$ cat design.v
module abs_difference
#(parameter WIDTH = 8)
(ori, can, abs);
	input [WIDTH-1:0] ori, can;
	wire signed[WIDTH:0] neg1, neg2;
	output  [WIDTH-1:0] abs;
	assign neg1 = ori - can;
	assign neg2 = can - ori;
	assign abs = (neg1 < 0)? neg2[7:0] : neg1[7:0];
endmodule	
module SAD_4x8
#(parameter WIDTH = 8)
(
	input clk, rst, en,
	input [WIDTH-1:0]
		ori_0,
		ori_1,
		ori_2,
		ori_3,
		ori_4,
		ori_5,
		ori_6,
		ori_7,
		ori_8,
		ori_9,
		ori_10,
		ori_11,
		ori_12,
		ori_13,
		ori_14,
		ori_15,
		ori_16,
		ori_17,
		ori_18,
		ori_19,
		ori_20,
		ori_21,
		ori_22,
		ori_23,
		ori_24,
		ori_25,
		ori_26,
		ori_27,
		ori_28,
		ori_29,
		ori_30,
		ori_31,
		can_0,
		can_1,
		can_2,
		can_3,
		can_4,
		can_5,
		can_6,
		can_7,
		can_8,
		can_9,
		can_10,
		can_11,
		can_12,
		can_13,
		can_14,
		can_15,
		can_16,
		can_17,
		can_18,
		can_19,
		can_20,
		can_21,
		can_22,
		can_23,
		can_24,
		can_25,
		can_26,
		can_27,
		can_28,
		can_29,
		can_30,
		can_31,
	output [WIDTH+4:0] out_sad
 );
	reg [WIDTH-1:0] reg_ori_0,
					reg_ori_1,
					reg_ori_2,
					reg_ori_3,
					reg_ori_4,
					reg_ori_5,
					reg_ori_6,
					reg_ori_7,
					reg_ori_8,
					reg_ori_9,
					reg_ori_10,
					reg_ori_11,
					reg_ori_12,
					reg_ori_13,
					reg_ori_14,
					reg_ori_15,
					reg_ori_16,
					reg_ori_17,
					reg_ori_18,
					reg_ori_19,
					reg_ori_20,
					reg_ori_21,
					reg_ori_22,
					reg_ori_23,
					reg_ori_24,
					reg_ori_25,
					reg_ori_26,
					reg_ori_27,
					reg_ori_28,
					reg_ori_29,
					reg_ori_30,
					reg_ori_31,
					reg_can_0,
					reg_can_1,
					reg_can_2,
					reg_can_3,
					reg_can_4,
					reg_can_5,
					reg_can_6,
					reg_can_7,
					reg_can_8,
					reg_can_9,
					reg_can_10,
					reg_can_11,
					reg_can_12,
					reg_can_13,
					reg_can_14,
					reg_can_15,
					reg_can_16,
					reg_can_17,
					reg_can_18,
					reg_can_19,
					reg_can_20,
					reg_can_21,
					reg_can_22,
					reg_can_23,
					reg_can_24,
					reg_can_25,
					reg_can_26,
					reg_can_27,
					reg_can_28,
					reg_can_29,
					reg_can_30,
					reg_can_31;
	reg [WIDTH+1:0] reg_sum_0,
					reg_sum_1,
					reg_sum_2,
					reg_sum_3,
					reg_sum_4,
					reg_sum_5,
					reg_sum_6,
					reg_sum_7;
	reg [WIDTH+4:0] reg_total_sum;
	reg reg_en;
	wire [WIDTH+1:0] sum_0,
					 sum_1,
					 sum_2,
					 sum_3,
					 sum_4,
					 sum_5,
					 sum_6,
					 sum_7;
	wire [WIDTH-1:0] abs_diff_0,
					 abs_diff_1,
					 abs_diff_2,
					 abs_diff_3,
					 abs_diff_4,
					 abs_diff_5,
					 abs_diff_6,
					 abs_diff_7,
					 abs_diff_8,
					 abs_diff_9,
		 			 abs_diff_10,
		 			 abs_diff_11,
		 			 abs_diff_12,
		 			 abs_diff_13,
					 abs_diff_14,
					 abs_diff_15,
					 abs_diff_16,
					 abs_diff_17,
					 abs_diff_18,
					 abs_diff_19,
					 abs_diff_20,
					 abs_diff_21,
					 abs_diff_22,
					 abs_diff_23,
					 abs_diff_24,
					 abs_diff_25,
					 abs_diff_26,
					 abs_diff_27,
					 abs_diff_28,
					 abs_diff_29,
					 abs_diff_30,
					 abs_diff_31;
	always @(posedge clk)
	begin
		if(rst)
		begin
			reg_ori_0 <= 0;
			reg_ori_1 <= 0;
			reg_ori_2 <= 0;
			reg_ori_3 <= 0;
			reg_ori_4 <= 0;
			reg_ori_5 <= 0;
			reg_ori_6 <= 0;
			reg_ori_7 <= 0;
			reg_ori_8 <= 0;
			reg_ori_9 <= 0;
			reg_ori_10 <= 0;
			reg_ori_11 <= 0;
			reg_ori_12 <= 0;
			reg_ori_13 <= 0;
			reg_ori_14 <= 0;
			reg_ori_15 <= 0;
			reg_ori_16 <= 0;
			reg_ori_17 <= 0;
			reg_ori_18 <= 0;
			reg_ori_19 <= 0;
			reg_ori_20 <= 0;
			reg_ori_21 <= 0;
			reg_ori_22 <= 0;
			reg_ori_23 <= 0;
			reg_ori_24 <= 0;
			reg_ori_25 <= 0;
			reg_ori_26 <= 0;
			reg_ori_27 <= 0;
			reg_ori_28 <= 0;
			reg_ori_29 <= 0;
			reg_ori_30 <= 0;
			reg_ori_31 <= 0;
			reg_can_0 <= 0;
			reg_can_1 <= 0;
			reg_can_2 <= 0;
			reg_can_3 <= 0;
			reg_can_4 <= 0;
			reg_can_5 <= 0;
			reg_can_6 <= 0;
			reg_can_7 <= 0;
			reg_can_8 <= 0;
			reg_can_9 <= 0;
			reg_can_10 <= 0;
			reg_can_11 <= 0;
			reg_can_12 <= 0;
			reg_can_13 <= 0;
			reg_can_14 <= 0;
			reg_can_15 <= 0;
			reg_can_16 <= 0;
			reg_can_17 <= 0;
			reg_can_18 <= 0;
			reg_can_19 <= 0;
			reg_can_20 <= 0;
			reg_can_21 <= 0;
			reg_can_22 <= 0;
			reg_can_23 <= 0;
			reg_can_24 <= 0;
			reg_can_25 <= 0;
			reg_can_26 <= 0;
			reg_can_27 <= 0;
			reg_can_28 <= 0;
			reg_can_29 <= 0;
			reg_can_30 <= 0;
			reg_can_31 <= 0;
			reg_en <= 0;			
		end
		else
		begin
			if(en)
			begin
				reg_ori_0 <= ori_0;
				reg_ori_1 <= ori_1;
				reg_ori_2 <= ori_2;
				reg_ori_3 <= ori_3;
				reg_ori_4 <= ori_4;
				reg_ori_5 <= ori_5;
				reg_ori_6 <= ori_6;
				reg_ori_7 <= ori_7;
				reg_ori_8 <= ori_8;
				reg_ori_9 <= ori_9;
				reg_ori_10 <= ori_10;
				reg_ori_11 <= ori_11;
				reg_ori_12 <= ori_12;
				reg_ori_13 <= ori_13;
				reg_ori_14 <= ori_14;
				reg_ori_15 <= ori_15;
				reg_ori_16 <= ori_16;
				reg_ori_17 <= ori_17;
				reg_ori_18 <= ori_18;
				reg_ori_19 <= ori_19;
				reg_ori_20 <= ori_20;
				reg_ori_21 <= ori_21;
				reg_ori_22 <= ori_22;
				reg_ori_23 <= ori_23;
				reg_ori_24 <= ori_24;
				reg_ori_25 <= ori_25;
				reg_ori_26 <= ori_26;
				reg_ori_27 <= ori_27;
				reg_ori_28 <= ori_28;
				reg_ori_29 <= ori_29;
				reg_ori_30 <= ori_30;
				reg_ori_31 <= ori_31;
				reg_can_0 <= can_0;
				reg_can_1 <= can_1;
				reg_can_2 <= can_2;
				reg_can_3 <= can_3;
				reg_can_4 <= can_4;
				reg_can_5 <= can_5;
				reg_can_6 <= can_6;
				reg_can_7 <= can_7;
				reg_can_8 <= can_8;
				reg_can_9 <= can_9;
				reg_can_10 <= can_10;
				reg_can_11 <= can_11;
				reg_can_12 <= can_12;
				reg_can_13 <= can_13;
				reg_can_14 <= can_14;
				reg_can_15 <= can_15;
				reg_can_16 <= can_16;
				reg_can_17 <= can_17;
				reg_can_18 <= can_18;
				reg_can_19 <= can_19;
				reg_can_20 <= can_20;
				reg_can_21 <= can_21;
				reg_can_22 <= can_22;
				reg_can_23 <= can_23;
				reg_can_24 <= can_24;
				reg_can_25 <= can_25;
				reg_can_26 <= can_26;
				reg_can_27 <= can_27;
				reg_can_28 <= can_28;
				reg_can_29 <= can_29;
				reg_can_30 <= can_30;
				reg_can_31 <= can_31;
			end
			reg_en <= en;
		end
	end
	abs_difference #(WIDTH) b_abs_diff_0 (reg_ori_0, reg_can_0, abs_diff_0);
	abs_difference #(WIDTH) b_abs_diff_1 (reg_ori_1, reg_can_1, abs_diff_1);
	abs_difference #(WIDTH) b_abs_diff_2 (reg_ori_2, reg_can_2, abs_diff_2);
	abs_difference #(WIDTH) b_abs_diff_3 (reg_ori_3, reg_can_3, abs_diff_3);
	abs_difference #(WIDTH) b_abs_diff_4 (reg_ori_4, reg_can_4, abs_diff_4);
	abs_difference #(WIDTH) b_abs_diff_5 (reg_ori_5, reg_can_5, abs_diff_5);
	abs_difference #(WIDTH) b_abs_diff_6 (reg_ori_6, reg_can_6, abs_diff_6);
	abs_difference #(WIDTH) b_abs_diff_7 (reg_ori_7, reg_can_7, abs_diff_7);
	abs_difference #(WIDTH) b_abs_diff_8 (reg_ori_8, reg_can_8, abs_diff_8);
	abs_difference #(WIDTH) b_abs_diff_9 (reg_ori_9, reg_can_9, abs_diff_9);
	abs_difference #(WIDTH) b_abs_diff_10 (reg_ori_10, reg_can_10, abs_diff_10);
	abs_difference #(WIDTH) b_abs_diff_11 (reg_ori_11, reg_can_11, abs_diff_11);
	abs_difference #(WIDTH) b_abs_diff_12 (reg_ori_12, reg_can_12, abs_diff_12);
	abs_difference #(WIDTH) b_abs_diff_13 (reg_ori_13, reg_can_13, abs_diff_13);
	abs_difference #(WIDTH) b_abs_diff_14 (reg_ori_14, reg_can_14, abs_diff_14);
	abs_difference #(WIDTH) b_abs_diff_15 (reg_ori_15, reg_can_15, abs_diff_15);
	abs_difference #(WIDTH) b_abs_diff_16 (reg_ori_16, reg_can_16, abs_diff_16);
	abs_difference #(WIDTH) b_abs_diff_17 (reg_ori_17, reg_can_17, abs_diff_17);
	abs_difference #(WIDTH) b_abs_diff_18 (reg_ori_18, reg_can_18, abs_diff_18);
	abs_difference #(WIDTH) b_abs_diff_19 (reg_ori_19, reg_can_19, abs_diff_19);
	abs_difference #(WIDTH) b_abs_diff_20 (reg_ori_20, reg_can_20, abs_diff_20);
	abs_difference #(WIDTH) b_abs_diff_21 (reg_ori_21, reg_can_21, abs_diff_21);
	abs_difference #(WIDTH) b_abs_diff_22 (reg_ori_22, reg_can_22, abs_diff_22);
	abs_difference #(WIDTH) b_abs_diff_23 (reg_ori_23, reg_can_23, abs_diff_23);
	abs_difference #(WIDTH) b_abs_diff_24 (reg_ori_24, reg_can_24, abs_diff_24);
	abs_difference #(WIDTH) b_abs_diff_25 (reg_ori_25, reg_can_25, abs_diff_25);
	abs_difference #(WIDTH) b_abs_diff_26 (reg_ori_26, reg_can_26, abs_diff_26);
	abs_difference #(WIDTH) b_abs_diff_27 (reg_ori_27, reg_can_27, abs_diff_27);
	abs_difference #(WIDTH) b_abs_diff_28 (reg_ori_28, reg_can_28, abs_diff_28);
	abs_difference #(WIDTH) b_abs_diff_29 (reg_ori_29, reg_can_29, abs_diff_29);
	abs_difference #(WIDTH) b_abs_diff_30 (reg_ori_30, reg_can_30, abs_diff_30);
	abs_difference #(WIDTH) b_abs_diff_31 (reg_ori_31, reg_can_31, abs_diff_31);
	assign sum_0 = abs_diff_0 +
				   abs_diff_1 +
				   abs_diff_2 +
				   abs_diff_3;
	assign sum_1 = abs_diff_4 +
				   abs_diff_5 +
				   abs_diff_6 +
				   abs_diff_7;
	assign sum_2 = abs_diff_8 +
				   abs_diff_9 +
				   abs_diff_10 +
				   abs_diff_11;
    assign sum_3 = abs_diff_12 +
				   abs_diff_13 +
				   abs_diff_14 +
				   abs_diff_15;
	assign sum_4 = abs_diff_16 +
				   abs_diff_17 +
				   abs_diff_18 +
				   abs_diff_19;
	assign sum_5 = abs_diff_20 +
				   abs_diff_21 +
				   abs_diff_22 +
				   abs_diff_23;
	assign sum_6 = abs_diff_24 +
				   abs_diff_25 +
				   abs_diff_26 +
				   abs_diff_27;
	assign sum_7 = abs_diff_28 +
				   abs_diff_29 +
				   abs_diff_30 +
				   abs_diff_31;
	always @(posedge clk)
	begin
		if(rst)
		begin
			reg_sum_0 <= 0;
			reg_sum_1 <= 0;
			reg_sum_2 <= 0;
			reg_sum_3 <= 0;
			reg_sum_4 <= 0;
			reg_sum_5 <= 0;
			reg_sum_6 <= 0;
			reg_sum_7 <= 0;
		end
		else
		begin
			reg_sum_0 <= sum_0;
			reg_sum_1 <= sum_1;
			reg_sum_2 <= sum_2;
			reg_sum_3 <= sum_3;
			reg_sum_4 <= sum_4;
			reg_sum_5 <= sum_5;
			reg_sum_6 <= sum_6;
			reg_sum_7 <= sum_7;
		end
	end
	always @(posedge clk)
	begin
		if(rst)
		begin
			reg_total_sum <= 0;
		end
		else
		begin
			if(reg_en)
				reg_total_sum <= reg_sum_0 +
								 reg_sum_1 +
								 reg_sum_2 +
								 reg_sum_3 +
								 reg_sum_4 +
								 reg_sum_5 +
								 reg_sum_6 +
								 reg_sum_7;
		end
	end
	assign out_sad = reg_total_sum;
endmodule
module control
(
	input  clk, rst, init, finish, ack,
 	output en, done, rst_sad
);
	reg [3:0] state;
	reg reg_en, reg_done, reg_rst_sad;
	parameter INIT = 0, CALC = 1, WAIT = 2, DONE = 3;
	always @(state)
	begin
		case(state)
			INIT:
			begin
				reg_rst_sad = 1;
				reg_done = 0;
				reg_en = 0;
			end
			CALC:
			begin
				reg_rst_sad = 0;
				reg_done = 0;
				reg_en = 1;
			end
			WAIT:
			begin
				reg_rst_sad = 0;
				reg_done = 0;
				reg_en = 1;
			end
			DONE:
			begin
				reg_rst_sad = 0;
				reg_done = 1;
				reg_en = 0;
			end
			default:
			begin
				reg_rst_sad = 1;
				reg_done = 0;
				reg_en = 0;
			end
		endcase
	end
	always @(posedge clk or posedge rst)
	begin
		if(rst)
			state <= INIT;
		else
		begin
			case(state)
				INIT:
				begin
					if(init)
						state <= CALC;
					else
						state <= INIT;
				end
				CALC:
				begin
					if(init)
						state <= CALC;
					else
						state <= WAIT;
				end
				WAIT:
				begin
					if(finish)
						state <= DONE;
					else
						state <= WAIT;
				end
				DONE:
				begin
					if(ack)
						state <= INIT;
					else
						state <= DONE;
				end
			endcase
		end
	end
	assign rst_sad = reg_rst_sad;
	assign en = reg_en;
	assign done = reg_done;
endmodule
module top_level
#(parameter WIDTH = 8)
(
	input clk, rst, init, finish, ack,
	input [WIDTH-1:0]
		ori_0,
		ori_1,
		ori_2,
		ori_3,
		ori_4,
		ori_5,
		ori_6,
		ori_7,
		ori_8,
		ori_9,
		ori_10,
		ori_11,
		ori_12,
		ori_13,
		ori_14,
		ori_15,
		ori_16,
		ori_17,
		ori_18,
		ori_19,
		ori_20,
		ori_21,
		ori_22,
		ori_23,
		ori_24,
		ori_25,
		ori_26,
		ori_27,
		ori_28,
		ori_29,
		ori_30,
		ori_31,
		can_0,
		can_1,
		can_2,
		can_3,
		can_4,
		can_5,
		can_6,
		can_7,
		can_8,
		can_9,
		can_10,
		can_11,
		can_12,
		can_13,
		can_14,
		can_15,
		can_16,
		can_17,
		can_18,
		can_19,
		can_20,
		can_21,
		can_22,
		can_23,
		can_24,
		can_25,
		can_26,
		can_27,
		can_28,
		can_29,
		can_30,
		can_31,
	output done,
	output [WIDTH+4:0] out_sad
	);
	reg [WIDTH-1:0] reg_ori_0,
					reg_ori_1,
					reg_ori_2,
					reg_ori_3,
					reg_ori_4,
					reg_ori_5,
					reg_ori_6,
					reg_ori_7,
					reg_ori_8,
					reg_ori_9,
					reg_ori_10,
					reg_ori_11,
					reg_ori_12,
					reg_ori_13,
					reg_ori_14,
					reg_ori_15,
					reg_ori_16,
					reg_ori_17,
					reg_ori_18,
					reg_ori_19,
					reg_ori_20,
					reg_ori_21,
					reg_ori_22,
					reg_ori_23,
					reg_ori_24,
					reg_ori_25,
					reg_ori_26,
					reg_ori_27,
					reg_ori_28,
					reg_ori_29,
					reg_ori_30,
					reg_ori_31,
					reg_can_0,
					reg_can_1,
					reg_can_2,
					reg_can_3,
					reg_can_4,
					reg_can_5,
					reg_can_6,
					reg_can_7,
					reg_can_8,
					reg_can_9,
					reg_can_10,
					reg_can_11,
					reg_can_12,
					reg_can_13,
					reg_can_14,
					reg_can_15,
					reg_can_16,
					reg_can_17,
					reg_can_18,
					reg_can_19,
					reg_can_20,
					reg_can_21,
					reg_can_22,
					reg_can_23,
					reg_can_24,
					reg_can_25,
					reg_can_26,
					reg_can_27,
					reg_can_28,
					reg_can_29,
					reg_can_30,
					reg_can_31;
	wire rst_regs, en;
	control b_control(
		.clk(clk),
		.rst(rst),
		.init(init),
		.finish(finish),
		.ack(ack),
		.en(en),
		.done(done),
		.rst_sad(rst_regs)
		);
	SAD_4x8 b_SAD_4x8(
		.clk(clk),
		.rst(rst_regs),
		.en(en),
		.ori_0(ori_0),
		.ori_1(ori_1),
		.ori_2(ori_2),
		.ori_3(ori_3),
		.ori_4(ori_4),
		.ori_5(ori_5),
		.ori_6(ori_6),
		.ori_7(ori_7),
		.ori_8(ori_8),
		.ori_9(ori_9),
		.ori_10(ori_10),
		.ori_11(ori_11),
		.ori_12(ori_12),
		.ori_13(ori_13),
		.ori_14(ori_14),
		.ori_15(ori_15),
		.ori_16(ori_16),
		.ori_17(ori_17),
		.ori_18(ori_18),
		.ori_19(ori_19),
		.ori_20(ori_20),
		.ori_21(ori_21),
		.ori_22(ori_22),
		.ori_23(ori_23),
		.ori_24(ori_24),
		.ori_25(ori_25),
		.ori_26(ori_26),
		.ori_27(ori_27),
		.ori_28(ori_28),
		.ori_29(ori_29),
		.ori_30(ori_30),
		.ori_31(ori_31),
		.can_0(can_0),
		.can_1(can_1),
		.can_2(can_2),
		.can_3(can_3),
		.can_4(can_4),
		.can_5(can_5),
		.can_6(can_6),
		.can_7(can_7),
		.can_8(can_8),
		.can_9(can_9),
		.can_10(can_10),
		.can_11(can_11),
		.can_12(can_12),
		.can_13(can_13),
		.can_14(can_14),
		.can_15(can_15),
		.can_16(can_16),
		.can_17(can_17),
		.can_18(can_18),
		.can_19(can_19),
		.can_20(can_20),
		.can_21(can_21),
		.can_22(can_22),
		.can_23(can_23),
		.can_24(can_24),
		.can_25(can_25),
		.can_26(can_26),
		.can_27(can_27),
		.can_28(can_28),
		.can_29(can_29),
		.can_30(can_30),
		.can_31(can_31),
		.out_sad(out_sad)
		);
endmodule
$ cat run.sh
#!/bin/bash
# the make line also repeats each setting of config.mk as NAME=value (left out here)
make -C /OpenROAD-flow-scripts/flow DESIGN_CONFIG=/design/flow/config.mk WORK_HOME=/design/flow/orfs CLKGATE_MAP_FILE= finish
$ cat config.mk
export PLATFORM = sky130hd
export DESIGN_NAME = top_level
export DESIGN_NICKNAME = top_level
export VERILOG_FILES = /design/flow/design.v
export SDC_FILE = /design/flow/constraint.sdc
export NUM_CORES = 4
export LEC_CHECK = 0
export CAP_MARGIN = 20
export CORE_MARGIN = 2
export CORE_UTILIZATION = 63
export CTS_CLUSTER_SIZE = 100
export PLACE_DENSITY = 0.36
export SLEW_MARGIN = 20
$ cat constraint.sdc
create_clock -name core_clock -period 4.28 [get_ports {clk}]
set_input_delay 0.8560 -clock core_clock [delete_from_list [all_inputs] [get_ports {clk}]]
set_output_delay 0.8560 -clock core_clock [all_outputs]
set_load 0.01 [all_outputs]
==> CHANGELOG.md, run 1 <==
### Implementation results

* Outcome: complete, but fails checks
* Layout check fault list: setup timing
* Longest Clk Path Bufs at 3
* FF+latch count, synth at between 600 and 700
* Post-synth top cells: inv_1, nand2_1, ha_1
* Core Region at 0.0800 sq mm
* Max-cap viol count at 0
* Mux share at 3.11%
* Nets at between 8000 and 9000
* Largest net degree at the start of global routing at ~180
* Max-area cell share at 23.9%
* Gr usage total at 39.2%
* DRT Wirelength at between 150 and 200 mm
* DR vias at around 53000
* Syn_area_per_cell at approximately 8.3 sq um
* Iteration-0 DRC Markers at between 5000 and 6000
* TritonCTS clock tree: built
* RSZ-0062 raised after global routing: yes
* Worst hold margin at between 0.3 and 0.4 ns
* Simple share at between 10% and 20%
* Yosys cell types at about 81
* TritonRoute pass-1 iters at 10
* Total global routing overflow at 0
* Syn-to-layout area delta at 39.3%
* Mapped Cells at roughly 6000
* Tool warning count at between 200 and 300
* Post-synth top area cell: dfxtp_1
* Critical Path RT at between 4 and 5 ns
* Startpoint Class: flop
* Warnings from Yosys at 2
* Die area at between 0.08 and 0.09 sq mm
* Clock Sinks at a little over 600
* Number of cells in the yosys synthesis report at approximately 6100
* Crit-path leading delay family: adder cells
* Fin. Hold Viols at 0
* Largest fanout on the critical path at 3
* Clk_skew at a little over 0.04 ns
* Max incr delay on CP at slightly below 0.6 ns
* Reg2reg path depth at 22
* Setup crit start: b_SAD_4x8.reg_sum_1[1]
* XOR Share, Synth at 4.11%
* Post-route insts no fill at 8529
* First-pass GRT wire length at between 200 and 300 mm
* Dpl cells at around 8200
* I/O Buffers at approximately 530
* Die width at about 290 um
* Crit-path cells: buf_6 > fa_2 > a21o_1 > a21oi_2 > nor2b_1 > o21a_1 > o41ai_4 > xnor2_2 > fa_1 > inv_2 > fa_2 > fa_1 > fa_1 > inv_2 > ha_4 > buf_6 > a211o_1 > a31oi_4 > buf_4 > nor2_1 > xnor2_1 > a21oi_1
* Sequential area share after synthesis at about 24%
* Netlist Area Pre-Place at between 0.05 and 0.06 sq mm
* Vias in the first global route at ~52000
* Ao+oa area frac at 22.5%
* Remaining antenna violation count after routing at 0
* Routed WL per cell at roughly 22 um
* Setup tns final at -24.82 ns
* Crit path DAT at 6.23 ns
* # hold bufs at CTS at 0
* Clk slew on worst S/H paths at roughly 0.07 ns
* Clk latency late pin at 0.67 ns
* Root buf cell: clkbuf_16
* GP Congestion at between 0.9 and 1
* Num CTS Buffers at approximately 71
* DPL Wire Length at around 120 mm
* Max-slew violations at 0
* Routed vias/inst at roughly 6.2
* Tmin final at between 5 and 6 ns
* IO Pins at 531
* Final setup fails at about 56
* Max_slew headroom at between 20% and 30%
* Site row count at roughly 100
* Syn nets at between 7000 and 8000
* Filler cells at 3927
* Slew @ Worst Pin at around 1.1 ns
* Post-layout util at 88.2%
* Top-count cell post-synth: inv_1
* Levels on crit path at 22
* CP Buf/Inv Count at 5
* Critical R2R Capture: b_SAD_4x8.reg_total_sum[9]
* FFs w/ async S/R, synth at less than 1%
* Main logic family: adder cells
* Die height at about 290 um
* Fp util at 63.3%
* Synth Area in Adders at 23.3%
* HP Class: input pin to asynchronous set/reset pin
* Top area cell types: dfxtp_1, ha_1, fa_1
* Critical path destination: b_SAD_4x8.reg_total_sum[9]
* Reg-to-reg critical path startpoint: b_SAD_4x8.reg_sum_1[1]
* Endpoint class of the critical path: flop
* Final worst slack at -1.46 ns
* Total area of sequential cells at 0.0123 sq mm
* Critical setup path kind: flop to flop
* F_max at roughly 170 MHz
* Comb area at roughly 0.038 sq mm
* Post-synth top flop: dfxtp_1
* Tcrit/Tclk final at 134%
* EDFF count, synth at 0
* Residual DRC at 0
* Yosys Chip Area at about 0.051 sq mm
* Most used cell, CP: fa_1
* Critical-path top delay cell: fa_1
* Register-to-register setup slack at -1.46 ns
* Initial antenna violation count at 9
* Max H-tree Level at 3
==> cell type report <==
cell class / count / share of cell area, %
clock inverters: 29 / 0.645
well taps: 1060 / 1.88
diodes: 4 / 0.0142
inverters: 886 / 4.76
repair buffers: 1529 / 18.7
flip-flops and latches: 610 / 17.4
clock buffers: 97 / 2.90
multi-input cells: 4314 / 53.7
==> through the flow <==
stage	instance area (sq um)	worst slack [ns]
6_report	70600	-1.46
5_1_grt	70600	-1.57
4_1_cts	68900	-1.02
3_5_place_dp	64200	-1.14
3_3_place_gp	64200	-1.09
2_1_floorplan	52500	-0.886
==> per-layer routing <==
metal / part of all wire [%] / track usage (%)
met5: 0.029 / 0
met4: 7.5 / 22.2
met3: 8.6 / 6.79
met2: 47 / 67.2
met1: 37 / 46.3
==> repair_timing <==
item	4_1_cts	5_1_grt
gates resized	272	274
endpoints found under the hold margin	0	0
pin swaps	255	272
buffers inserted	150	76
endpoints found under the setup margin	53	67
==> inputs of run 2 (changes only) <==
ABC_AREA = 1   (was default)
CAP_MARGIN = 15   (was 20)
CELL_PAD_IN_SITES_GLOBAL_PLACEMENT = 2   (was default)
CORE_ASPECT_RATIO = 1.47   (was default)
CORE_MARGIN = 9   (was 2)
CORE_UTILIZATION = 37   (was 63)
CTS_CLUSTER_DIAMETER = 172   (was default)
CTS_CLUSTER_SIZE = default   (was 100)
HOLD_SLACK_MARGIN = 0.09   (was default)
PLACE_DENSITY = 0.42   (was 0.36)
SLEW_MARGIN = 35   (was 20)
clock period = 6.01 ns   (was 4.28 ns; I/O delays follow)
==> run 2 against run 1 <==
Now clean on timing, DRC and antenna. Sequential cell count unchanged. Sequential share of layout area up 1.7 points. Via count down 6.3%. Die size up 96%. Design area down 9.4%. First-iteration DRC count down 55%. Synthesized cell count up 33%. Global-route usage down 19 points. Setup slack better by 2.5 ns. Utilization down 45 points. Hold slack better by 0.088 ns.
==> CHANGELOG.md, run 2 <==
### Implementation results

* Reg2reg path depth at 21 (-4.5%)
* I/O Buffers at 530 (unchanged)
* Levels on crit path at 21 (-4.5%)
* Core Region at 0.147 sq mm (+83%)
* RSZ-0062 raised after global routing: no
* Vias in the first global route at 49937 (-4.2%)
* Sequential area share after synthesis at 22.3% (-1.8 points)
* Largest net degree at the start of global routing at 258 (+46%)
* Critical R2R Capture: b_SAD_4x8.reg_total_sum[9]
* Setup crit start: b_SAD_4x8.reg_sum_1[0]
* Setup tns final at 0 ns (+24.82 ns)
* Remaining antenna violation count after routing at 0 (unchanged)
* Routed WL per cell at 16.3 um (-25%)
* Top-count cell post-synth: inv_1
* Synth Area in Adders at 21.6% (-1.7 points)
* Endpoint class of the critical path: flop
* Ao+oa area frac at 17.6% (-4.9 points)
* Root buf cell: clkbuf_16
* Mapped Cells at 8158 (+33%)
* # hold bufs at CTS at 0 (unchanged)
* XOR Share, Synth at 4.90% (+0.78 points)
* Filler cells at 15714 (+300%)
* Max H-tree Level at 3 (unchanged)
* Post-CTS setup buffer count at 0 (-100%)
* Longest Clk Path Bufs at 3 (unchanged)
* Initial antenna violation count at 23 (+14)
* Fin. Hold Viols at 0 (unchanged)
* First-pass GRT wire length at 270 mm (+2.0%)
* Warnings from Yosys at 2 (unchanged)
* Crit-path leading delay family: adder cells
* Clk latency late pin at 0.69 ns (+0.02 ns)
* Post-synth top cells: inv_1, nand2_1, o21ai_0
* Residual DRC at 0 (unchanged)
* Mux share at 0% (-3.1 points)
* FFs w/ async S/R, synth at 0.656% (unchanged)
* Post-synth top flop: dfxtp_1
* Outcome: complete, no violations
* Crit-path cells: ha_1 > fa_1 > nand3_1 > nand2_1 > a21oi_1 > xor2_1 > fa_1 > inv_1 > fa_1 > fa_1 > fa_1 > inv_1 > ha_1 > a21oi_1 > inv_1 > a21oi_1 > nand2_1 > nand2_1 > nand3_1 > nand2_1 > inv_1
* Yosys Chip Area at 0.0547 sq mm (+8.0%)
* Die width at 335 um (+17%)
* Crit path DAT at 5.51 ns (-0.72 ns)
* DPL Wire Length at 137 mm (+17%)
* EDFF count, synth at 0 (unchanged)
* Critical-path top delay cell: fa_1
* Tool warning count at 271 (-0.73%)
* DRT Wirelength at 171 mm (-7.6%)
* Netlist Area Pre-Place at 0.0547 sq mm (+8.0%)
* Tcrit/Tclk final at 82.1% (-52 points)
* Num CTS Buffers at 75 (+5.6%)
* Hold EP: b_control.state[0]
* Gr usage total at 20.5% (-19 points)
* Largest fanout on the critical path at 5 (+2)
* DR vias at 49681 (-6.3%)
* Site row count at 170 (+63%)
* Final setup fails at 0 (-100%)
* Max incr delay on CP at 0.52 ns (-0.07 ns)
* Tmin final at 4.94 ns (-0.803 ns)
* Startpoint Class: flop
* Comb area at 0.0344 sq mm (-9.4%)
* Max-slew violations at 0 (unchanged)
* Simple share at 18.7% (+4.8 points)
* Nets at 9870 (+13%)
* Critical Path RT at 6.59 ns (+1.82 ns)
* Number of cells in the yosys synthesis report at 8158 (+33%)
* Worst hold margin at 0.484 ns (+0.0879 ns)
* Clock Sinks at 610 (unchanged)
* F_max at 203 MHz (+16%)
* FF+latch count, synth at 610 (unchanged)
* Syn_area_per_cell at 6.71 sq um (-19%)
* Most used cell, CP: fa_1
* Yosys cell types at 41 (-49%)
* Max-area cell share at 22.2% (-1.8 points)
* Total global routing overflow at 0 (unchanged)
* Iteration-0 DRC Markers at 2433 (-55%)
* CP Buf/Inv Count at 4 (-1)
* TritonCTS clock tree: built
* Top area cell types: dfxtp_1, ha_1, inv_1
* Dpl cells at 10338 (+26%)
* Reg-to-reg critical path startpoint: b_SAD_4x8.reg_sum_1[0]
* Routed vias/inst at 4.74 (-24%)
* Post_cts resized at 0 (-100%)
* GP Congestion at 0.878 (-9.2%)
* Slew @ Worst Pin at 0.927 ns (-0.219 ns)
* Post-route insts no fill at 10481 (+23%)
* Clk_skew at 0.0237 ns (-0.0170 ns)
* IO Pins at 531 (unchanged)
* Max-cap viol count at 0 (unchanged)
* Post-synth top area cell: dfxtp_1
* Main logic family: adder cells
* Critical path destination: b_SAD_4x8.reg_total_sum[9]
* Fp util at 37.4% (-26 points)
* Critical setup path kind: flop to flop
* Die area at 0.162 sq mm (+96%)
* TritonRoute pass-1 iters at 5 (-5)
* Max_slew headroom at 38.2% (+15 points)
* Total area of sequential cells at 0.0122 sq mm (-0.43%)
* Register-to-register setup slack at 1.07 ns (+2.53 ns)
* Die height at 484 um (+68%)
* Syn-to-layout area delta at 16.9%
* Syn nets at 9503 (+27%)
* HP Class: flop to flop
* Hold Path Depth at 2
* Clk slew on worst S/H paths at 0.07 ns (about the same)
* Worst Hold Launch: b_control.state[0]
[run 2: layout make-up]
| cell class | count | area share (%) |
|---|---|---|
| Multi-Input combinational cell | 5450 | 53.7 |
| Inverter | 1843 | 10.8 |
| Tap cell | 1892 | 3.70 |
| Sequential cell | 610 | 19.1 |
| Antenna cell | 3 | 0.0117 |
| Clock inverter | 23 | 0.413 |
| Clock buffer | 115 | 3.59 |
| Timing Repair Buffer | 545 | 8.62 |
[run 2: routing by layer]
metal  routed length (um)  vias up  track usage (%)
met5                   88        -                0
met4                 2880       12             4.26
met3                 7670      170             3.28
met2                83900      845             36.8
met1                76000    22458             25.5
li1                     -    26196                -
[run 2: through the flow]
| stage | setup WS [ns] | cell area [sq um] | util (%) |
|---|---|---|---|
| floorplan | 1.52 | 54700 | - |
| global placement | 1.09 | 61300 | 41.9 |
| detailed placement | 1.06 | 61300 | 41.9 |
| CTS | 1.03 | 63900 | 43.6 |
| global route | 0.721 | 64000 | 43.6 |
| finish | 1.07 | 64000 | 43.7 |
==> inputs of run 3 (changes only) <==
ABC_AREA = default   (was 1)
CAP_MARGIN = 20   (was 15)
CELL_PAD_IN_SITES_DETAIL_PLACEMENT = 0   (was default)
CELL_PAD_IN_SITES_GLOBAL_PLACEMENT = 3   (was 2)
CORE_ASPECT_RATIO = default   (was 1.47)
CORE_MARGIN = 2   (was 9)
CORE_UTILIZATION = 49   (was 37)
CTS_CLUSTER_DIAMETER = default   (was 172)
GPL_ROUTABILITY_DRIVEN = 0   (was default)
HOLD_SLACK_MARGIN = default   (was 0.09)
MAX_ROUTING_LAYER = met5   (was default)
PLACE_DENSITY = default   (was 0.42)
PLACE_DENSITY_LB_ADDON = 0.28   (was default)
SLEW_MARGIN = 25   (was 35)
clock period = 4.6 ns   (was 6.01 ns; I/O delays follow)
==> run 3 against run 2 <==
The flow now stops in global placement without I/O. Die size decreased by 35%. Synthesized cell count fell by 25%. Synthesized area fell by 7.4%.
==> CHANGELOG.md, run 3 <==
## Implementation

* Outcome: stopped before the end
* Last stage: global placement without I/O
* Tool error: [ERROR FLW-0024] Place density exceeds 1.0 (current PLACE_DENSITY_LB_ADDON =  0.28). Please check if the value of  PLACE_DENSITY_LB_ADDON is between 0 and 0.99.
* Synth Area in Adders at 23.3% (+1.7 points)
* Mapped Cells at 6118 (-25%)
* Core Region at 0.102 sq mm (-30%)
* FFs w/ async S/R, synth at 0.656% (unchanged)
* Post-synth top area cell: dfxtp_1
* Simple share at 13.9% (-4.8 points)
* Warnings from Yosys at 2 (unchanged)
* Netlist Area Pre-Place at 0.0507 sq mm (-7.4%)
* Top area cell types: dfxtp_1, ha_1, fa_1
* Sequential area share after synthesis at 24.1% (+1.8 points)
* Max-area cell share at 23.9% (+1.8 points)
* XOR Share, Synth at 4.11% (-0.78 points)
* Fp util at 49.6% (+12 points)
* Mux share at 3.11% (+3.1 points)
* Number of cells in the yosys synthesis report at 6118 (-25%)
* Site row count at 117 (-31%)
* Syn nets at 7463 (-21%)
* Post-synth top flop: dfxtp_1
* Die height at 326 um (-33%)
* Yosys cell types at 81 (+98%)
* Top-count cell post-synth: inv_1
* Die width at 326 um (-2.9%)
* Main logic family: adder cells
* FF+latch count, synth at 610 (unchanged)
* Post-synth top cells: inv_1, nand2_1, ha_1
* EDFF count, synth at 0 (unchanged)
* Syn_area_per_cell at 8.29 sq um (+23%)
* Yosys Chip Area at 0.0507 sq mm (-7.4%)
* Ao+oa area frac at 22.5% (+4.9 points)
* Die area at 0.106 sq mm (-35%)
==> inputs of run 4 (changes only) <==
CELL_PAD_IN_SITES_DETAIL_PLACEMENT = default   (was 0)
CELL_PAD_IN_SITES_GLOBAL_PLACEMENT = 0   (was 3)
CORE_UTILIZATION = 57   (was 49)
GPL_ROUTABILITY_DRIVEN = default   (was 0)
MAX_ROUTING_LAYER = default   (was met5)
PLACE_DENSITY_LB_ADDON = default   (was 0.28)
SETUP_SLACK_MARGIN = 1.37   (was default)
SLEW_MARGIN = 5   (was 25)
clock period = 4.83 ns   (was 4.6 ns; I/O delays follow)
==> run 4 against run 3 <==
The layout now fails its checks (setup timing). Synthesized cell count did not move. Synthesized area did not move. Die size fell by 14%.
==> CHANGELOG.md, run 4 <==
### Implementation results

* Gr usage total at between 30% and 40%
* Clk_skew at roughly 0.025 ns
* RSZ-0062 raised after global routing: yes
* Mux share at 3.11% (unchanged)
* Setup tns final at -2.04 ns
* F_max at around 190 MHz
* Nets at approximately 8000
* First-pass GRT wire length at 226 mm
* XOR Share, Synth at 4.11% (unchanged)
* Residual DRC at 0
* Reg-to-reg critical path startpoint: b_SAD_4x8.reg_sum_0[1]
* Levels on crit path at 20
* Die width at 302 um (-7.2%)
* Vias in the first global route at around 44000
* Root buf cell: clkbuf_16
* Startpoint Class: flop
* Crit path DAT at about 5.9 ns
* Syn-to-layout area delta at 29.1%
* Iteration-0 DRC Markers at around 3000
* Post-route insts no fill at around 8000
* TritonCTS clock tree: built
* Routed WL per cell at around 18 um
* DPL Wire Length at 108 mm
* Hold Path Depth at 2
* IO Pins at 531
* Register-to-register setup slack at -0.52 ns
* Fp util at 57.4% (+7.8 points)
* Remaining antenna violation count after routing at 0
* I/O Buffers at between 500 and 600
* Clk slew on worst S/H paths at around 0.070 ns
* Main logic family: adder cells
* Tmin final at approximately 5.3 ns
* Post-synth top area cell: dfxtp_1
* Ao+oa area frac at 22.5% (unchanged)
* Comb area at 0.0382 sq mm
* Critical Path RT at approximately 5.3 ns
* Most used cell, CP: fa_1
* Max-cap viol count at 0
* Critical R2R Capture: b_SAD_4x8.reg_total_sum[12]
* Worst Hold Launch: b_SAD_4x8.reg_ori_27[7]
* Tcrit/Tclk final at 111%
* Warnings from Yosys at 2 (unchanged)
* Site row count at 109 (-6.8%)
* Max_slew headroom at between 20% and 30%
* Fin. Hold Viols at 0
* Critical path destination: b_SAD_4x8.reg_total_sum[12]
* Yosys cell types at 81 (unchanged)
* FF+latch count, synth at 610 (unchanged)
* Crit-path leading delay family: adder cells
* Syn nets at 7463 (unchanged)
* Dpl cells at about 7600
* Die height at 302 um (-7.2%)
* Layout check fault list: setup timing
* Post-synth top flop: dfxtp_1
* Filler cells at roughly 6700
* Die area at 0.0913 sq mm (-14%)
* Clk latency late pin at between 0.6 and 0.7 ns
* DRT Wirelength at approximately 140 mm
* Slew @ Worst Pin at around 1.2 ns
* Endpoint class of the critical path: flop
* Sequential area share after synthesis at 24.1% (unchanged)
* Clock Sinks at between 600 and 700
* Post-synth top cells: inv_1, nand2_1, ha_1
* Setup crit start: b_SAD_4x8.reg_sum_0[1]
* Total global routing overflow at 0
* Reg2reg path depth at 20
* Tool warning count at ~270
* Number of cells in the yosys synthesis report at 6118 (unchanged)
* Yosys Chip Area at 0.0507 sq mm (unchanged)
* Core Region at 0.0882 sq mm (-14%)
* Max H-tree Level at 3
* HP Class: flop to flop
* GP Congestion at 0.943
* Netlist Area Pre-Place at 0.0507 sq mm (unchanged)
* TritonRoute pass-1 iters at 6
* Critical-path top delay cell: or4_4
* Ant. Diodes at 0
* Final setup fails at 6
* Critical setup path kind: flop to flop
* Hold EP: b_SAD_4x8.reg_ori_27[7]
* EDFF count, synth at 0 (unchanged)
* Max-slew violations at 0
* Largest fanout on the critical path at 2
* Max incr delay on CP at 0.54 ns
* Max-area cell share at 23.9% (unchanged)
* Routed vias/inst at around 5.7
* Largest net degree at the start of global routing at 245
* Syn_area_per_cell at 8.29 sq um (unchanged)
* Mapped Cells at 6118 (unchanged)
* Initial antenna violation count at 0
* Final worst slack at -0.518 ns
* DR vias at between 40000 and 50000
* Longest Clk Path Bufs at 3
* Total area of sequential cells at roughly 0.012 sq mm
* Crit-path cells: ha_4 > a21o_1 > a21oi_2 > o21ai_2 > or4_4 > a2111o_1 > o211ai_1 > fa_1 > inv_1 > fa_1 > fa_1 > fa_1 > inv_2 > ha_4 > a21o_1 > a21o_1 > a221oi_2 > o21ai_1 > nor3b_2 > nor3_1
* Top-count cell post-synth: inv_1
* Synth Area in Adders at 23.3% (unchanged)
* Outcome: complete, but fails checks
* Simple share at 13.9% (unchanged)
* Top area cell types: dfxtp_1, ha_1, fa_1
* FFs w/ async S/R, synth at 0.656% (unchanged)
* Num CTS Buffers at approximately 72
* CP Buf/Inv Count at 2
## run 4: layout make-up
class	count	share of cell area [%]
Multi-Input combinational cell	4314	58.4
Sequential cell	610	18.8
Timing Repair Buffer	797	11.6
Inverter	886	5.14
Clock buffer	94	3.10
Tap cell	1165	2.23
Clock inverter	36	0.759
## run 4: layer usage
| metal | up-vias | track usage [%] | routed length, um |
|---|---|---|---|
| li1 | 22307 | - | - |
| met5 | - | 0 | 0 |
| met2 | 1191 | 52.5 | 69800 |
| met3 | 221 | 3.45 | 7060 |
| met1 | 21686 | 39.1 | 62600 |
| met4 | 0 | 8.97 | 4510 |
## run 4: metrics by stage
stage / hold slack (ns) / instance area (sq um) / setup WS, ns / utilization, %
after global routing: 0.491 / 65400 / -0.712 / 74.1
final: 0.466 / 65400 / -0.518 / 74.1
after detailed placement: 0.456 / 59400 / -0.560 / 67.3
after floorplan: 0.440 / 52900 / -0.336 / -
after global placement: 0.452 / 59400 / -0.535 / 67.3
after CTS: 0.468 / 63900 / -0.533 / 72.4
## run 4: what timing repair did
| item | in CTS | in global routing |
|---|---|---|
| resized | 277 | 211 |
| hold buffers | 0 | 0 |
| setup endpoints to repair | 80 | 83 |
| setup buffers | 79 | 61 |
| pin swaps | 272 | 195 |
==> inputs of run 5 (changes only) <==
CORE_ASPECT_RATIO = 0.69   (was default)
CORE_UTILIZATION = 67   (was 57)
CTS_CLUSTER_DIAMETER = 38   (was default)
CTS_CLUSTER_SIZE = 35   (was default)
SETUP_SLACK_MARGIN = 1.99   (was 1.37)
clock period = 7.09 ns   (was 4.83 ns; I/O delays follow)
==> run 5 against run 4 <==
Now clean on timing, DRC and antenna. Die size down 15%. Setup slack better by 2.3 ns. Sequential cell count unchanged. Fmax up 0.47%. Final cell count down 4.3%. Non-clock buffer count down 199. Synthesized cell count unchanged. Register-to-register slack better by 2.3 ns. Hold slack better by 0.0017 ns. Critical path type unchanged.
==> CHANGELOG.md, run 5 <==
### Implementation results

* Routed vias/inst at 6.13 (+6.7%)
* Setup crit start: b_SAD_4x8.reg_sum_0[1]
* FF+latch count, synth at 610 (unchanged)
* IO Pins at 531 (unchanged)
* Critical Path RT at 7.68 ns (+2.34 ns)
* Clk_skew at 0.0252 ns (+0.000193 ns)
* Register-to-register setup slack at 1.77 ns (+2.29 ns)
* Top area cell types: dfxtp_1, ha_1, fa_1
* Longest Clk Path Bufs at 3 (unchanged)
* First-pass GRT wire length at 224 mm (-0.57%)
* Largest fanout on the critical path at 3 (+1)
* Critical-path top delay cell: fa_2
* Iteration-0 DRC Markers at 4715 (+57%)
* Worst hold margin at 0.468 ns (+0.00173 ns)
* Clk slew on worst S/H paths at 0.07 ns (about the same)
* Post-synth top flop: dfxtp_1
* RSZ-0062 raised after global routing: yes
* Crit-path leading delay family: adder cells
* Nets at 7845 (-2.3%)
* Die area at 0.0779 sq mm (-15%)
* Reg-to-reg critical path startpoint: b_SAD_4x8.reg_sum_0[1]
* Tool warning count at 268 (-1.1%)
* Core Region at 0.0747 sq mm (-15%)
* Critical R2R Capture: b_SAD_4x8.reg_total_sum[12]
* Root buf cell: clkbuf_16
* Die width at 335 um (+11%)
* Final setup fails at 0 (-6)
* GP Congestion at 0.962 (+2.1%)
* DR vias at 46377 (+2.1%)
* Syn-to-layout area delta at 20.8%
* Outcome: complete, no violations
* Startpoint Class: flop
* Syn_area_per_cell at 8.29 sq um (unchanged)
* Mux share at 3.11% (unchanged)
* Critical setup path kind: flop to flop
* HP Class: flop to flop
* Clock Sinks at 610 (unchanged)
* Reg2reg path depth at 21 (+5.0%)
* Total global routing overflow at 0 (unchanged)
* Netlist Area Pre-Place at 0.0507 sq mm (unchanged)
* Yosys cell types at 81 (unchanged)
* Slew @ Worst Pin at 1.11 ns (-0.0608 ns)
* Max H-tree Level at 3 (unchanged)
* TritonRoute pass-1 iters at 7 (+1)
* Critical path destination: b_SAD_4x8.reg_total_sum[12]
* EDFF count, synth at 0 (unchanged)
* Initial antenna violation count at 9 (+9)
* XOR Share, Synth at 4.11% (unchanged)
* Top-count cell post-synth: inv_1
* Levels on crit path at 21 (+5.0%)
* Main logic family: adder cells
* Filler cells at 4795 (-28%)
* Fin. Hold Viols at 0 (unchanged)
* Syn nets at 7463 (unchanged)
* Mapped Cells at 6118 (unchanged)
* DRT Wirelength at 144 mm (+0.19%)
* Max_slew headroom at 26.2% (+4.1 points)
* Sequential area share after synthesis at 24.1% (unchanged)
* CP Buf/Inv Count at 3 (+1)
* Post-synth top area cell: dfxtp_1
* Fp util at 67.9% (+10 points)
* Gr usage total at 34.9% (+4.8 points)
* Crit-path cells: buf_6 > fa_2 > a21o_1 > a21oi_2 > nor2b_1 > o21a_1 > o41ai_2 > xnor2_1 > fa_1 > inv_2 > fa_2 > fa_2 > fa_1 > inv_2 > ha_4 > a21o_1 > a21o_1 > a221oi_2 > o21ai_1 > and3_1 > nor3_1
* Yosys Chip Area at 0.0507 sq mm (unchanged)
* Site row count at 83 (-24%)
* Routed WL per cell at 19.1 um (+4.7%)
* # hold bufs at CTS at 0 (unchanged)
* Max incr delay on CP at 0.54 ns (about the same)
* Largest net degree at the start of global routing at 202 (-18%)
* Max-area cell share at 23.9% (unchanged)
* Crit path DAT at 5.91 ns (+0.05 ns)
* Residual DRC at 0 (unchanged)
* TritonCTS clock tree: built
* Tmin final at 5.32 ns (-0.0252 ns)
* Worst Hold Launch: b_SAD_4x8.reg_ori_24[7]
* Setup tns final at 0 ns (+2.04 ns)
* Number of cells in the yosys synthesis report at 6118 (unchanged)
* Clk latency late pin at 0.67 ns (+0.02 ns)
* Remaining antenna violation count after routing at 0 (unchanged)
* DPL Wire Length at 105 mm (-2.3%)
* F_max at 188 MHz (+0.47%)
* Warnings from Yosys at 2 (unchanged)
* I/O Buffers at 530 (unchanged)
* Max-cap viol count at 0 (unchanged)
* Post-synth top cells: inv_1, nand2_1, ha_1
* Max-slew violations at 0 (unchanged)
* Simple share at 13.9% (unchanged)
* Die height at 232 um (-23%)
* Hold Path Depth at 2 (unchanged)
* Ao+oa area frac at 22.5% (unchanged)
* FFs w/ async S/R, synth at 0.656% (unchanged)
* Num CTS Buffers at 90 (+25%)
* Vias in the first global route at 43904 (-1.2%)
* Endpoint class of the critical path: flop
* Hold EP: b_SAD_4x8.reg_ori_24[7]
* Synth Area in Adders at 23.3% (unchanged)
* Tcrit/Tclk final at 75.1% (-36 points)
run 5: metrics by stage:
| stage | cells | instance area, sq um | util (%) | worst slack (ns) |
|---|---|---|---|---|
| after CTS | 7521 | 60000 | 80.3 | 1.72 |
| after global placement | 7331 | 56200 | 75.3 | 1.68 |
| final | 7561 | 61200 | 82.0 | 1.77 |
| after global routing | 7561 | 61200 | 82.0 | 1.64 |
| after detailed placement | 7331 | 56200 | 75.3 | 1.55 |
| after floorplan | 6118 | 50700 | - | 1.92 |
run 5: cell type report:
type / instances / area, sq um / share of cell area, %
tap: 977 / 1220 / 2.00
clock buffer: 100 / 2360 / 3.86
clock inverter: 68 / 947 / 1.55
inverter: 886 / 3330 / 5.44
sequential: 610 / 12200 / 20.0
antenna: 8 / 20.0 / 0.0327
timing repair buffer: 598 / 5880 / 9.60
multi-input combinational: 4314 / 35200 / 57.5
run 5: routing by layer:
layer / GRT usage [%] / wire length (um) / vias up
li1: - / - / 22044
met1: 47.8 / 62600 / 21921
met2: 55.5 / 65200 / 2077
met3: 5.80 / 11300 / 333
met4: 12.7 / 5180 / 2
met5: 0 / 12 / -
run 5: repair_timing:
action,CTS,global route
pin swaps,49,93
resized,63,215
endpoints found under the setup margin,26,33
buffers inserted,22,31
==> inputs of run 6 (changes only) <==
ABC_AREA = 1   (was default)
CELL_PAD_IN_SITES_GLOBAL_PLACEMENT = default   (was 0)
CORE_ASPECT_RATIO = 0.5   (was 0.69)
CORE_UTILIZATION = 72   (was 67)
CTS_CLUSTER_DIAMETER = 373   (was 38)
CTS_CLUSTER_SIZE = 93   (was 35)
PLACE_DENSITY = 0.38   (was default)
SETUP_SLACK_MARGIN = default   (was 1.99)
SLEW_MARGIN = 20   (was 5)
TNS_END_PERCENT = 5   (was default)
clock period = 2.69 ns   (was 7.09 ns; I/O delays follow)
==> run 6 against run 5 <==
The flow now stops in global routing. Synthesized cell count up 33%. Die size is 0.61% higher. Synthesized area up 8.0%.
==> CHANGELOG.md, run 6 <==
## Implementation

* Max H-tree Level at 1 (-2)
* Fp util at 72.8% (+4.9 points)
* Max-area cell share at 22.2% (-1.8 points)
* Post-place setup slack at -1.96 ns (-3.51 ns)
* Num CTS Buffers at 10 (-89%)
* Syn_area_per_cell at 6.71 sq um (-19%)
* Post-synth top flop: dfxtp_1
* FFs w/ async S/R, synth at 0.656% (unchanged)
* Top area cell types: dfxtp_1, ha_1, inv_1
* DPL Wire Length at 146 mm (+39%)
* Yosys cell types at 41 (-49%)
* Syn nets at 9503 (+27%)
* Top-count cell post-synth: inv_1
* Core Region at 0.0752 sq mm (+0.77%)
* Last stage: global routing
* XOR Share, Synth at 4.90% (+0.78 points)
* Root buf cell: clkbuf_16
* Site row count at 71 (-14%)
* Gr usage total at a little over nine tenths
* Netlist Area Pre-Place at 0.0547 sq mm (+8.0%)
* Yosys Chip Area at 0.0547 sq mm (+8.0%)
* EDFF count, synth at 0 (unchanged)
* Synth Area in Adders at 21.6% (-1.7 points)
* Main logic family: adder cells
* Die area at 0.0784 sq mm (+0.61%)
* Mux share at 0% (-3.1 points)
* Die height at 199 um (-14%)
* Die width at 394 um (+18%)
* FF+latch count, synth at 610 (unchanged)
* Simple share at 18.7% (+4.8 points)
* Warnings from Yosys at 2 (unchanged)
* Ao+oa area frac at 17.6% (-4.9 points)
* Number of cells in the yosys synthesis report at 8158 (+33%)
* Post-synth top cells: inv_1, nand2_1, o21ai_0
* Total global routing overflow at between 4000 and 5000
* Mapped Cells at 8158 (+33%)
* I/O Buffers at 530 (unchanged)
* Longest Clk Path Bufs at 3 (unchanged)
* Sequential area share after synthesis at 22.3% (-1.8 points)
* Outcome: stopped before the end
* Dpl cells at 10740 (+47%)
* Post-synth top area cell: dfxtp_1
* Clock Sinks at 610 (unchanged)
* GP Congestion at 1.02 (+5.9%)
* IO Pins at 531 (unchanged)
* Tool error: [ERROR GRT-0232] Routing congestion too high. Check the congestion heatmap in the GUI.
==> run 6: routing by layer <==
layer  overflow  track usage, %
met1        125            88.8
met2       2961             119
met3        149            84.8
met4       1146             112
met5         15            72.2
==> run 6: per-stage QoR <==
step                cell area (sq um)  TNS (ns)  hold WS (ns)
CTS                             71100   -119.77         0.384
detailed placement              70100   -124.25         0.481
global placement                70100   -108.40         0.465
floorplan                       54900    -90.47         0.303
==> run 6: timing repair <==
action	in CTS
setup buffers	3
endpoints found under the hold margin	3
endpoints found under the setup margin	84
resized	152
pin swaps	54
hold buffers	1
==> inputs of run 7 (changes only) <==
ABC_AREA = default   (was 1)
CAP_MARGIN = 5   (was 20)
CORE_ASPECT_RATIO = 0.93   (was 0.5)
CTS_CLUSTER_DIAMETER = default   (was 373)
CTS_CLUSTER_SIZE = default   (was 93)
PLACE_DENSITY = 0.64   (was 0.38)
SETUP_SLACK_MARGIN = 0.43   (was default)
TNS_END_PERCENT = default   (was 5)
clock period = 5.27 ns   (was 2.69 ns; I/O delays follow)
==> run 7 against run 6 <==
Now fails the layout checks on setup timing. Synthesized area shrank 7.4%. Die size shrank 7.5%. Synthesized cell count shrank 25%.
==> CHANGELOG.md, run 7 <==
### Implementation results

* Mapped Cells at 6118 (-25%)
* Max-slew violations at 0
* Final worst slack at -0.182 ns
* Crit path DAT at approximately 6.0 ns
* Max H-tree Level at 3 (+2)
* Worst Hold Launch: b_SAD_4x8.reg_ori_3[7]
* Critical Path RT at between 5 and 6 ns
* Syn nets at 7463 (-21%)
* Setup crit start: b_SAD_4x8.reg_sum_0[1]
* Most Used Layer, Global Route: met2
* Vias in the first global route at about 48000
* Slew @ Worst Pin at approximately 1.1 ns
* Hold EP: b_SAD_4x8.reg_ori_3[7]
* # hold bufs at CTS at 0 (-1)
* Syn-to-layout area delta at 23.5%
* HP Class: flop to flop
* Routed vias/inst at roughly 6.7
* Comb area at between 0.03 and 0.04 sq mm
* Number of cells in the yosys synthesis report at 6118 (-25%)
* Critical-path top delay cell: fa_1
* Yosys cell types at 81 (+98%)
* Filler cells at between 3000 and 4000
* Top area cell types: dfxtp_1, ha_1, fa_1
* Post-layout util at 90.1%
* Site row count at 93 (+31%)
* Yosys Chip Area at 0.0507 sq mm (-7.4%)
* Root buf cell: clkbuf_16
* Critical setup path kind: flop to flop
* Tcrit/Tclk final at 103%
* Max-cap viol count at 0
* Fp util at 73.0% (+0.22 points)
* Residual DRC at 0
* FF+latch count, synth at 610 (unchanged)
* Max-area cell share at 23.9% (+1.8 points)
* Final setup fails at 6
* Ao+oa area frac at 22.5% (+4.9 points)
* Endpoint class of the critical path: flop
* GR Util met1 at between 40% and 50%
* Num CTS Buffers at 71 (+61)
* DRT Wirelength at approximately 170 mm
* Main logic family: adder cells
* Nets at roughly 7900
* Critical R2R Capture: b_SAD_4x8.reg_total_sum[12]
* Post-synth top area cell: dfxtp_1
* TritonCTS clock tree: built
* XOR Share, Synth at 4.11% (-0.78 points)
* RSZ-0062 raised after global routing: yes
* Crit-path cells: ha_4 > a21o_1 > a21oi_2 > o21ai_2 > or4_4 > a2111o_1 > o211ai_1 > fa_1 > inv_1 > fa_1 > fa_1 > fa_1 > inv_2 > ha_4 > a21o_1 > a21o_1 > a221oi_2 > o21ai_2 > and3_1 > nor3_1
* Crit-path leading delay family: adder cells
* Clock Sinks at 610 (unchanged)
* Die area at 0.0725 sq mm (-7.5%)
* Layout check fault list: setup timing
* Warnings from Yosys at 2 (unchanged)
* Total global routing overflow at 0
* Clk slew on worst S/H paths at 0.07 ns
* Post-place setup slack at -0.242 ns (+1.72 ns)
* Tmin final at roughly 5.5 ns
* Met2 Use GR at between 60% and 70%
* Routed WL per cell at 23.1 um
* Iteration-0 DRC Markers at about 6400
* Post-synth top cells: inv_1, nand2_1, ha_1
* Longest Clk Path Bufs at 3 (unchanged)
* Die width at 279 um (-29%)
* I/O Buffers at 530 (unchanged)
* Die height at 260 um (+31%)
* Reg-to-reg critical path startpoint: b_SAD_4x8.reg_sum_0[1]
* Largest net degree at the start of global routing at between 200 and 250
* DR vias at between 50000 and 60000
* Top-count cell post-synth: inv_1
* Tool warning count at around 280
* Levels on crit path at 20
* Clk_skew at about 0.023 ns
* Synth Area in Adders at 23.3% (+1.7 points)
* Netlist Area Pre-Place at 0.0507 sq mm (-7.4%)
* Critical path destination: b_SAD_4x8.reg_total_sum[12]
* CP Buf/Inv Count at 2
* Largest fanout on the critical path at 2
* Clk latency late pin at ~0.64 ns
* Max_slew headroom at 24.8%
* FFs w/ async S/R, synth at 0.656% (unchanged)
* Remaining antenna violation count after routing at 0
* Most used cell, CP: fa_1
* IO Pins at 531 (unchanged)
* Mux share at 3.11% (+3.1 points)
* Initial antenna violation count at 6
* Hold Path Depth at 2
* Register-to-register setup slack at -0.18 ns
* First-pass GRT wire length at around 240 mm
* Post-synth top flop: dfxtp_1
* Max incr delay on CP at around 0.55 ns
* Syn_area_per_cell at 8.29 sq um (+23%)
* Core Region at 0.0695 sq mm (-7.7%)
* GR Util met3 at a little under 7%
* Gr usage total at about 41%
* Simple share at 13.9% (-4.8 points)
* Outcome: complete, but fails checks
* EDFF count, synth at 0 (unchanged)
* GP Congestion at 0.982 (-3.6%)
* F_max at about 180 MHz
* Sequential area share after synthesis at 24.1% (+1.8 points)
* DPL Wire Length at 108 mm (-26%)
* Startpoint Class: flop
* Total area of sequential cells at approximately 0.012 sq mm
* Reg2reg path depth at 20
* Fin. Hold Viols at 0
* TritonRoute pass-1 iters at 9
-- run 7: metrics by stage --
stage / hold WS [ns] / TNS, ns / cells / area, sq um
after floorplan: 0.440 / 0 / 6118 / 50800
after global placement: 0.448 / -0.169 / 7295 / 56500
after detailed placement: 0.460 / -0.724 / 7295 / 56500
after CTS: 0.467 / -0.0470 / 7458 / 60100
after global routing: 0.483 / -1.02 / 7539 / 62600
final: 0.471 / -0.383 / 7545 / 62600
-- run 7: final cells by class --
class / count / area share (%)
inverters: 886 / 5.33
clock buffers: 96 / 3.28
clock inverters: 30 / 0.624
flip-flops and latches: 610 / 19.6
multi-input cells: 4315 / 58.6
diodes: 8 / 0.0320
well taps: 902 / 1.80
repair buffers: 698 / 10.7
-- run 7: repair_timing --
| action | CTS | global route |
|---|---|---|
| setup buffers | 36 | 79 |
| cloned | 1 | 0 |
| gates resized | 196 | 396 |
| pin swaps | 125 | 233 |
| setup endpoints to repair | 34 | 43 |
-- run 7: layer usage --
layer,up-vias,share of wire (%)
met2,3798,46
li1,22153,-
met1,23658,35
met3,1218,9.9
met4,4,8.7
met5,-,0.014
==> inputs of run 8 (changes only) <==
CAP_MARGIN = 0   (was 5)
CORE_ASPECT_RATIO = 0.5   (was 0.93)
CTS_CLUSTER_DIAMETER = 287   (was default)
CTS_CLUSTER_SIZE = 11   (was default)
PLACE_DENSITY = default   (was 0.64)
PLACE_DENSITY_LB_ADDON = 0.01   (was default)
SETUP_SLACK_MARGIN = 1.94   (was 0.43)
clock period = 6.55 ns   (was 5.27 ns; I/O delays follow)
==> run 8 against run 7 <==
The run now finishes clean. Global-route usage grew 1.3 points. Utilization grew 1.1 points. Via count grew 4.5%. Critical path depth shrank 1. Die size grew 0.18%. Count of clock-buffer cells in the layout shrank 32. Design area grew 1.1%. Sequential cell count is the same. Synthesized area is the same. Critical path type unchanged. Critical endpoint is now b_SAD_4x8.reg_sum_0[8].
==> CHANGELOG.md, run 8 <==
### Implementation results

* Outcome: complete, no violations
* Largest fanout on the critical path at 8 (+6)
* Longest Clk Path Bufs at 3 (unchanged)
* Critical-path top delay cell: and4bb_1
* Top-count cell post-synth: inv_1
* Netlist Area Pre-Place at 0.0507 sq mm (unchanged)
* Clock Sinks at 610 (unchanged)
* Critical Path RT at 7.12 ns (+1.30 ns)
* EDFF count, synth at 0 (unchanged)
* Die area at 0.0727 sq mm (+0.18%)
* Initial antenna violation count at 10 (+4)
* Setup tns final at 0 ns (+0.383 ns)
* DRT Wirelength at 186 mm (+7.0%)
* Die width at 379 um (+36%)
* Vias in the first global route at 49252 (+2.9%)
* Syn nets at 7463 (unchanged)
* Fin. Hold Viols at 0 (unchanged)
* Top area cell types: dfxtp_1, ha_1, fa_1
* Max-slew violations at 0 (unchanged)
* Hold Path Depth at 2 (unchanged)
* FF+latch count, synth at 610 (unchanged)
* Clk_skew at 0.0320 ns (+0.00871 ns)
* XOR Share, Synth at 4.11% (unchanged)
* DR vias at 53113 (+4.5%)
* Register-to-register setup slack at 0.82 ns (+1.00 ns)
* Max H-tree Level at 2 (-1)
* Crit-path leading delay family: simple AND/OR/NAND/NOR gates
* Max_slew headroom at 18.1% (-6.7 points)
* Post-synth top cells: inv_1, nand2_1, ha_1
* Core Region at 0.0693 sq mm (-0.18%)
* Max incr delay on CP at 0.60 ns (+0.05 ns)
* Number of cells in the yosys synthesis report at 6118 (unchanged)
* Yosys cell types at 81 (unchanged)
* Syn-to-layout area delta at 24.8%
* Reg2reg path depth at 19 (-5.0%)
* Reg-to-reg critical path startpoint: b_SAD_4x8.reg_ori_0[6]
* CP Buf/Inv Count at 2 (unchanged)
* Worst hold margin at 0.472 ns (+0.000610 ns)
* Yosys Chip Area at 0.0507 sq mm (unchanged)
* Die height at 192 um (-26%)
* RSZ-0062 raised after global routing: yes
* Final setup fails at 0 (-6)
* Most used cell, CP: nor3_1
* Endpoint class of the critical path: flop
* TritonRoute pass-1 iters at 22 (+13)
* Site row count at 68 (-27%)
* IO Pins at 531 (unchanged)
* Root buf cell: clkbuf_16
* Critical R2R Capture: b_SAD_4x8.reg_sum_0[8]
* Tool warning count at 274 (-1.8%)
* Sequential area share after synthesis at 24.1% (unchanged)
* FFs w/ async S/R, synth at 0.656% (unchanged)
* Clk slew on worst S/H paths at 0.07 ns (about the same)
* Levels on crit path at 19 (-5.0%)
* Critical setup path kind: flop to flop
* Mapped Cells at 6118 (unchanged)
* Critical path destination: b_SAD_4x8.reg_sum_0[8]
* Syn_area_per_cell at 8.29 sq um (unchanged)
* Gr usage total at 41.9% (+1.3 points)
* Startpoint Class: flop
* Residual DRC at 0 (unchanged)
* Total global routing overflow at 0 (unchanged)
* TritonCTS clock tree: built
* F_max at 174 MHz (-4.9%)
* Setup crit start: b_SAD_4x8.reg_ori_0[6]
-- run 8: area by class of cell --
type	count	area (sq um)	share of cell area, %
Inverter	886	3340	5.28
Multi-Input combinational cell	4315	37600	59.4
Clock inverter	2	17.5	0.0277
Antenna cell	10	25.0	0.0396
Timing Repair Buffer	763	7270	11.5
Clock buffer	64	1580	2.50
Tap cell	945	1180	1.87
Sequential cell	610	12300	19.4
-- run 8: timing repair --
item | 4_1_cts | 5_1_grt
buffers inserted | 123 | 99
endpoints found under the setup margin | 46 | 49
cloned | 1 | 0
gates resized | 381 | 334
endpoints found under the hold margin | 0 | 0
pin swaps | 246 | 286
-- run 8: metrics by stage --
step	cell area (sq um)	cells	util, %	worst slack, ns
2_1_floorplan	51000	6118	-	1.38
5_1_grt	63300	7592	91.2	0.828
4_1_cts	60700	7486	87.6	1.24
6_report	63300	7595	91.2	0.815
3_3_place_gp	56500	7296	81.5	1.13
3_5_place_dp	56500	7296	81.5	1.12
-- run 8: layer usage --
| layer | up-vias | wire [um] | part of all wire (%) | global-route usage [%] |
|---|---|---|---|---|
| met5 | - | 42 | 0.023 | 0 |
| met4 | 3 | 17900 | 9.6 | 25.7 |
| met3 | 1778 | 20500 | 11 | 8.02 |
| met2 | 4623 | 85500 | 46 | 73.1 |
| met1 | 24505 | 62400 | 33 | 47.9 |
| li1 | 22204 | - | - | - |
